Design cpu, start of the top module:
module cpu (
    input  clk,
    input  rst_n,
    input  [31:0] instr,
    input  [31:0] ram_data2,
    input  [10:0] start_pc,
    input  [3:0]  reg_addr,   
    output logic         waiting,
    output logic         ram_w_en1,
    output logic         ram_w_en2,
    output logic [10:0]  ram_addr2,
    output logic [31:0]  ram_in2,
    output logic [31:0]  status_out,
    output logic [31:0]  datapath_out,
    output logic [10:0]  pc_out,
    output logic [31:0]  reg_output
);
clock: 7.66 ns
lec_check: 0
cap_margin: 15
core_margin: 2
core_utilization: 66
max_routing_layer: met4
setup_slack_margin: 2.24
slew_margin: 20
tns_end_percent: 5
run.sh (not shown) runs the stock make flow with config.mk's settings and CLKGATE_MAP_FILE=.
The baseline failed in 5_1_grt.
Edit:
CORE_UTILIZATION = 58   (was 66)
MAX_ROUTING_LAYER = not set   (was met4)
SETUP_SLACK_MARGIN = 1.03   (was 2.24)
=>
- With this change the flow finished but fails on setup timing
- synthesized area stays the same
- die area grows by 14%
- synthesized cell count is unchanged
Edit:
CAP_MARGIN = 40   (was 15)
CORE_UTILIZATION = 67   (was 58)
CTS_CLUSTER_DIAMETER = 356   (was not set)
CTS_CLUSTER_SIZE = 98   (was not set)
PLACE_DENSITY = 0.41   (was not set)
SETUP_SLACK_MARGIN = not set   (was 1.03)
clock period = 6.59 ns   (was 7.66 ns; I/O delays follow)
Result: With this change the flow died in 5_1_grt. Die area falls by roughly a tenth. Area after synthesis stays the same. Synthesized cell count stays the same.
Edit:
CORE_UTILIZATION = 44   (was 67)
CTS_CLUSTER_DIAMETER = not set   (was 356)
CTS_CLUSTER_SIZE = not set   (was 98)
PLACE_DENSITY = not set   (was 0.41)
TNS_END_PERCENT = not set   (was 5)
clock period = 7.02 ns   (was 6.59 ns; I/O delays follow)
After rerunning: With this change the flow produced a layout that fails on setup timing. Synthesized cell count is unchanged. Area after synthesis is unchanged. Die size goes up by 51%.
Edit:
CORE_UTILIZATION = 72   (was 44)
CTS_CLUSTER_DIAMETER = 342   (was not set)
CTS_CLUSTER_SIZE = 99   (was not set)
PLACE_DENSITY = 0.38   (was not set)
SETUP_SLACK_MARGIN = -0.47   (was not set)
clock period = 7.58 ns   (was 7.02 ns; I/O delays follow)
Effect: This time the run never finished: it broke off in 5_1_grt, error GRT-0116. Die size came out lower by 38%. Synthesized area stays the same. Synthesized cell count stays the same.

* * *

cpu again, from the RTL that the note above started with.
==> flow/design.v (excerpt) <==
module cpu (
    input  clk,
    input  rst_n,
    input  [31:0] instr,
    input  [31:0] ram_data2,
    input  [10:0] start_pc,
    input  [3:0]  reg_addr,   
    output logic         waiting,
    output logic         ram_w_en1,
    output logic         ram_w_en2,
    output logic [10:0]  ram_addr2,
    output logic [31:0]  ram_in2,
    output logic [31:0]  status_out,
    output logic [31:0]  datapath_out,
    output logic [10:0]  pc_out,
    output logic [31:0]  reg_output
);
    logic [31:0] instr_reg;
    logic [3:0]  cond;            
    logic [6:0]  opcode;          
    logic        en_status_decode;  
    logic [3:0]  rn, rd, rs, rm;  
    logic [1:0]  shift_op;        
    logic [4:0]  imm5;            
    logic [11:0] imm12;           
    logic [23:0] imm24;           
    logic        P, U, W;         
    logic [3:0] rt;
    assign rt = rd;
    logic [31:0] status_out_dp;
    logic [31:0] datapath_out_dp;
    logic [31:0] str_data_dp;
    logic [10:0] pc_out_dp;
    logic [31:0] reg_output_dp;
    logic        waiting_ctrl;
    logic        w_en1, w_en2, w_en_ldr, sel_load_LR;
    logic [1:0]  sel_A_in, sel_B_in, sel_shift_in;
    logic        en_A, en_B, en_C, en_S;
    logic        sel_A, sel_B, sel_post_indexing;
    logic [2:0]  ALU_op;
    logic        en_status, status_rdy_ctrl;
    logic        load_ir, load_pc_ctrl;
    logic [1:0]  sel_pc_ctrl;
    logic        ram_w_en1_ctrl, ram_w_en2_ctrl;
    assign waiting = waiting_ctrl;
    assign status_out = status_out_dp;
    assign datapath_out = datapath_out_dp;
    assign pc_out = pc_out_dp;
    assign reg_output = reg_output_dp;
    assign ram_addr2 = datapath_out_dp[10:0];
    assign ram_in2 = str_data_dp;
    assign ram_w_en1 = ram_w_en1_ctrl;
    assign ram_w_en2 = ram_w_en2_ctrl;
    idecoder idecoder(
        .instr(instr_reg),
  ...
export LEC_CHECK = 0
export CAP_MARGIN = 20
export CORE_ASPECT_RATIO = 0.52
export CORE_MARGIN = 2
export CORE_UTILIZATION = 67
export CTS_CLUSTER_SIZE = 17
export GPL_TIMING_DRIVEN = 0
export HOLD_SLACK_MARGIN = -0.07
export PLACE_DENSITY_LB_ADDON = 0.26
export SETUP_SLACK_MARGIN = 1.77
export SLEW_MARGIN = 20
create_clock -name core_clock -period 12.0 [get_ports {clk}]
The starting point did not get past 5_1_grt.
Next try:
- CAP_MARGIN: 20 -> 40
- CORE_ASPECT_RATIO: 0.52 -> default
- CORE_UTILIZATION: 67 -> 43
- CTS_CLUSTER_SIZE: 17 -> default
- GPL_TIMING_DRIVEN: 0 -> default
- HOLD_SLACK_MARGIN: -0.07 -> default
- PLACE_DENSITY_LB_ADDON: 0.26 -> default
- SETUP_SLACK_MARGIN: 1.77 -> default
- clock period: 12.0 -> 11.9 ns (I/O delays scaled with it)
=> Now the flow finished with timing, DRC and antenna clean; area after synthesis is unchanged; synthesized cell count is unchanged; die size came out higher by 55%.
Next try:
- CORE_UTILIZATION: 43 -> 40
Final area is about the same. First-iteration DRC count rose by 11%. Utilization fell by 3.6 points.
Next try:
- CORE_UTILIZATION: 40 -> 58
- TNS_END_PERCENT: default -> 5
- clock period: 11.9 -> 9.5 ns (I/O delays scaled with it)
Register-to-register slack gets worse by 1.1 ns.
Power rises by 26%.
Non-clock buffer count rises by 135.
Worst hold slack hardly moves.
Critical path depth stays the same.
First-iteration DRC count stays flat.
Utilization rises by 22 points.
Count of clock-buffer cells in the layout rises by 9.
Next try:
- CORE_UTILIZATION: 58 -> 67
- CTS_CLUSTER_DIAMETER: default -> 356
- CTS_CLUSTER_SIZE: default -> 98
- PLACE_DENSITY: default -> 0.38
- clock period: 9.5 -> 6.59 ns (I/O delays scaled with it)
Result:
- With this change the flow failed in 5_1_grt
- synthesized area stays the same
- synthesized cell count does not change
- die size went down by 13%
Next try:
- CORE_UTILIZATION: 67 -> 65
- CTS_CLUSTER_DIAMETER: 356 -> default
- CTS_CLUSTER_SIZE: 98 -> default
- MAX_ROUTING_LAYER: default -> met4
- PLACE_DENSITY: 0.38 -> default
- clock period: 6.59 -> 7.78 ns (I/O delays scaled with it)
Outcome: The new run stopped in 5_1_grt on GRT-0116; area after synthesis does not change; die size went up by about 3%; synthesized cell count does not change.

* * *

cpu again, from the RTL that the note above started with.
==> flow/design.v (excerpt) <==
module cpu (
    input  clk,
    input  rst_n,
    input  [31:0] instr,
    input  [31:0] ram_data2,
    input  [10:0] start_pc,
    input  [3:0]  reg_addr,   
    output logic         waiting,
    output logic         ram_w_en1,
    output logic         ram_w_en2,
    output logic [10:0]  ram_addr2,
    output logic [31:0]  ram_in2,
    output logic [31:0]  status_out,
    output logic [31:0]  datapath_out,
    output logic [10:0]  pc_out,
    output logic [31:0]  reg_output
);
    logic [31:0] instr_reg;
    logic [3:0]  cond;            
    logic [6:0]  opcode;          
    logic        en_status_decode;  
    logic [3:0]  rn, rd, rs, rm;  
    logic [1:0]  shift_op;        
    logic [4:0]  imm5;            
    logic [11:0] imm12;           
    logic [23:0] imm24;           
    logic        P, U, W;         
    logic [3:0] rt;
    assign rt = rd;
    logic [31:0] status_out_dp;
    logic [31:0] datapath_out_dp;
    logic [31:0] str_data_dp;
    logic [10:0] pc_out_dp;
    logic [31:0] reg_output_dp;
    logic        waiting_ctrl;
    logic        w_en1, w_en2, w_en_ldr, sel_load_LR;
    logic [1:0]  sel_A_in, sel_B_in, sel_shift_in;
    logic        en_A, en_B, en_C, en_S;
    logic        sel_A, sel_B, sel_post_indexing;
    logic [2:0]  ALU_op;
  ...
clock: 7.72 ns
lec_check: 0
cap_margin: 15
core_margin: 2
core_utilization: 68
cts_cluster_diameter: 362
cts_cluster_size: 61
max_routing_layer: met4
setup_slack_margin: -0.73
slew_margin: 20
tns_end_percent: 5
The starting point ended with an error in global routing (5_1_grt) with GRT-0232.
Rerun with:
CORE_UTILIZATION = 69   (was 68)
CTS_CLUSTER_DIAMETER = default   (was 362)
CTS_CLUSTER_SIZE = 36   (was 61)
GPL_ROUTABILITY_DRIVEN = 1   (was default)
PLACE_DENSITY = 0.64   (was default)
SETUP_SLACK_MARGIN = default   (was -0.73)
TNS_END_PERCENT = 10   (was 5)
clock period = 8.28 ns   (was 7.72 ns; I/O delays follow)
What happened: The new run never finished: it broke off in global routing (5_1_grt) on GRT-0116; die size drops by about 1.4%; area after synthesis does not change; synthesized cell count stays the same.
Rerun with:
CORE_UTILIZATION = 58   (was 69)
CTS_CLUSTER_SIZE = 38   (was 36)
MAX_ROUTING_LAYER = met5   (was met4)
SETUP_SLACK_MARGIN = 1.73   (was default)
clock period = 6.59 ns   (was 8.28 ns; I/O delays follow)
The new run finished but failed the layout checks on negative setup slack.
Synthesized cell count does not change.
Synthesized area stays the same.
Die area is higher by 19%.
Rerun with:
CORE_UTILIZATION = 66   (was 58)
CTS_CLUSTER_SIZE = 53   (was 38)
MAX_ROUTING_LAYER = met4   (was met5)
SETUP_SLACK_MARGIN = default   (was 1.73)
clock period = 8.28 ns   (was 6.59 ns; I/O delays follow)
Effect: This time the run died in global routing (5_1_grt) on GRT-0232; area after synthesis does not change; synthesized cell count stays the same; die area falls by 12%.
Rerun with:
CAP_MARGIN = 40   (was 15)
CORE_UTILIZATION = 43   (was 66)
CTS_CLUSTER_SIZE = default   (was 53)
GPL_ROUTABILITY_DRIVEN = default   (was 1)
MAX_ROUTING_LAYER = default   (was met4)
PLACE_DENSITY = default   (was 0.64)
TNS_END_PERCENT = default   (was 10)
clock period = 6.59 ns   (was 8.28 ns; I/O delays follow)
=> The new run produced a layout that fails on negative setup slack; die size went up by about 50%; synthesized area stays the same; synthesized cell count is unchanged.

* * *

cpu again, from the RTL that the note above started with.
Design cpu, start of the top module:
module cpu (
    input  clk,
    input  rst_n,
    input  [31:0] instr,
    input  [31:0] ram_data2,
    input  [10:0] start_pc,
    input  [3:0]  reg_addr,   
    output logic         waiting,
    output logic         ram_w_en1,
    output logic         ram_w_en2,
    output logic [10:0]  ram_addr2,
    output logic [31:0]  ram_in2,
    output logic [31:0]  status_out,
    output logic [31:0]  datapath_out,
    output logic [10:0]  pc_out,
    output logic [31:0]  reg_output
);
    logic [31:0] instr_reg;
    logic [3:0]  cond;            
    logic [6:0]  opcode;          
    logic        en_status_decode;  
    logic [3:0]  rn, rd, rs, rm;  
    logic [1:0]  shift_op;        
    logic [4:0]  imm5;            
    logic [11:0] imm12;           
    logic [23:0] imm24;           
    logic        P, U, W;         
    logic [3:0] rt;
    assign rt = rd;
    logic [31:0] status_out_dp;
    logic [31:0] datapath_out_dp;
    logic [31:0] str_data_dp;
    logic [10:0] pc_out_dp;
    logic [31:0] reg_output_dp;
    logic        waiting_ctrl;
    logic        w_en1, w_en2, w_en_ldr, sel_load_LR;
    logic [1:0]  sel_A_in, sel_B_in, sel_shift_in;
    logic        en_A, en_B, en_C, en_S;
    logic        sel_A, sel_B, sel_post_indexing;
    logic [2:0]  ALU_op;
    logic        en_status, status_rdy_ctrl;
    logic        load_ir, load_pc_ctrl;
    logic [1:0]  sel_pc_ctrl;
    logic        ram_w_en1_ctrl, ram_w_en2_ctrl;
    assign waiting = waiting_ctrl;
    assign status_out = status_out_dp;
    assign datapath_out = datapath_out_dp;
    assign pc_out = pc_out_dp;
    assign reg_output = reg_output_dp;
    assign ram_addr2 = datapath_out_dp[10:0];
  ...
Settings: LEC_CHECK=0, ABC_AREA=0, CAP_MARGIN=40, CELL_PAD_IN_SITES_GLOBAL_PLACEMENT=2, CORE_MARGIN=2, CORE_UTILIZATION=54, GPL_ROUTABILITY_DRIVEN=0, GPL_TIMING_DRIVEN=1, MAX_ROUTING_LAYER=met4, MIN_ROUTING_LAYER=met1, PLACE_DENSITY_LB_ADDON=0.28, SLEW_MARGIN=20, TNS_END_PERCENT=20; clock period 8.38 ns.
The first run produced a layout that fails on setup timing.
Next try:
==> flow/config.mk (replaced) <==
export PLATFORM = sky130hd
export DESIGN_NAME = cpu
export DESIGN_NICKNAME = cpu
export VERILOG_FILES = /design/flow/design.v
export SDC_FILE = /design/flow/constraint.sdc
export NUM_CORES = 4
export LEC_CHECK = 0
export CAP_MARGIN = 40
export CORE_MARGIN = 2
export CORE_UTILIZATION = 72
export CTS_CLUSTER_SIZE = 33
export SETUP_SLACK_MARGIN = 2.31
export SLEW_MARGIN = 20
==> flow/constraint.sdc (replaced) <==
create_clock -name core_clock -period 7.78 [get_ports {clk}]
set_input_delay 1.5560 -clock core_clock [delete_from_list [all_inputs] [get_ports {clk}]]
set_output_delay 1.5560 -clock core_clock [all_outputs]
set_load 0.01 [all_outputs]
Now the flow ended with an error in 5_1_grt.
Area after synthesis stays the same.
Synthesized cell count stays the same.
Die size drops by a quarter to a third.
Next try:
--- a/flow/config.mk
+++ b/flow/config.mk
@@ -9,5 +9,7 @@
 export CORE_MARGIN = 2
 export CORE_UTILIZATION = 72
+export CTS_CLUSTER_DIAMETER = 97
 export CTS_CLUSTER_SIZE = 33
-export SETUP_SLACK_MARGIN = 2.31
+export PLACE_DENSITY = 0.65
+export SETUP_SLACK_MARGIN = 2.45
 export SLEW_MARGIN = 20
==> flow/constraint.sdc (replaced) <==
create_clock -name core_clock -period 8.52 [get_ports {clk}]
set_input_delay 1.7040 -clock core_clock [delete_from_list [all_inputs] [get_ports {clk}]]
set_output_delay 1.7040 -clock core_clock [all_outputs]
set_load 0.01 [all_outputs]
After rerunning: The changed run ended with an error in 5_1_grt on GRT-0232; synthesized cell count stays the same; die area stays the same; area after synthesis stays the same.
Next try:
==> flow/config.mk (replaced) <==
export PLATFORM = sky130hd
export DESIGN_NAME = cpu
export DESIGN_NICKNAME = cpu
export VERILOG_FILES = /design/flow/design.v
export SDC_FILE = /design/flow/constraint.sdc
export NUM_CORES = 4
export LEC_CHECK = 0
export CAP_MARGIN = 20
export CORE_MARGIN = 2
export CORE_UTILIZATION = 57
export SETUP_SLACK_MARGIN = 1.63
export SLEW_MARGIN = 20
==> flow/constraint.sdc (replaced) <==
create_clock -name core_clock -period 6.75 [get_ports {clk}]
set_input_delay 1.3500 -clock core_clock [delete_from_list [all_inputs] [get_ports {clk}]]
set_output_delay 1.3500 -clock core_clock [all_outputs]
set_load 0.01 [all_outputs]
Outcome: With this change the flow reached the layout checks and failed them: setup timing; area after synthesis is unchanged; die size went up by a quarter to a third; synthesized cell count does not change.
Next try:
--- a/flow/config.mk
+++ b/flow/config.mk
@@ -8,5 +8,7 @@
 export CAP_MARGIN = 20
 export CORE_MARGIN = 2
-export CORE_UTILIZATION = 57
+export CORE_UTILIZATION = 60
+export CTS_CLUSTER_DIAMETER = 27
+export MAX_ROUTING_LAYER = met4
 export SETUP_SLACK_MARGIN = 1.63
 export SLEW_MARGIN = 20
- With this change the flow never finished: it broke off in 5_1_grt (GRT-0116)
- synthesized cell count does not change
- die size went down by a few percent
- synthesized area is unchanged
Next try:
==> flow/config.mk (replaced) <==
export PLATFORM = sky130hd
export DESIGN_NAME = cpu
export DESIGN_NICKNAME = cpu
export VERILOG_FILES = /design/flow/design.v
export SDC_FILE = /design/flow/constraint.sdc
export NUM_CORES = 4
export LEC_CHECK = 0
export CAP_MARGIN = 15
export CORE_MARGIN = 2
export CORE_UTILIZATION = 68
export CTS_CLUSTER_SIZE = 36
export GPL_ROUTABILITY_DRIVEN = 1
export MAX_ROUTING_LAYER = met4
export PLACE_DENSITY = 0.64
export SLEW_MARGIN = 20
export TNS_END_PERCENT = 10
==> flow/constraint.sdc (replaced) <==
create_clock -name core_clock -period 8.28 [get_ports {clk}]
set_input_delay 1.6560 -clock core_clock [delete_from_list [all_inputs] [get_ports {clk}]]
set_output_delay 1.6560 -clock core_clock [all_outputs]
set_load 0.01 [all_outputs]
After rerunning:
- The new run never finished: it broke off in 5_1_grt
- die area decreases by about 12%
- area after synthesis is unchanged
- synthesized cell count does not change
Power and IR drop assume default switching activity.
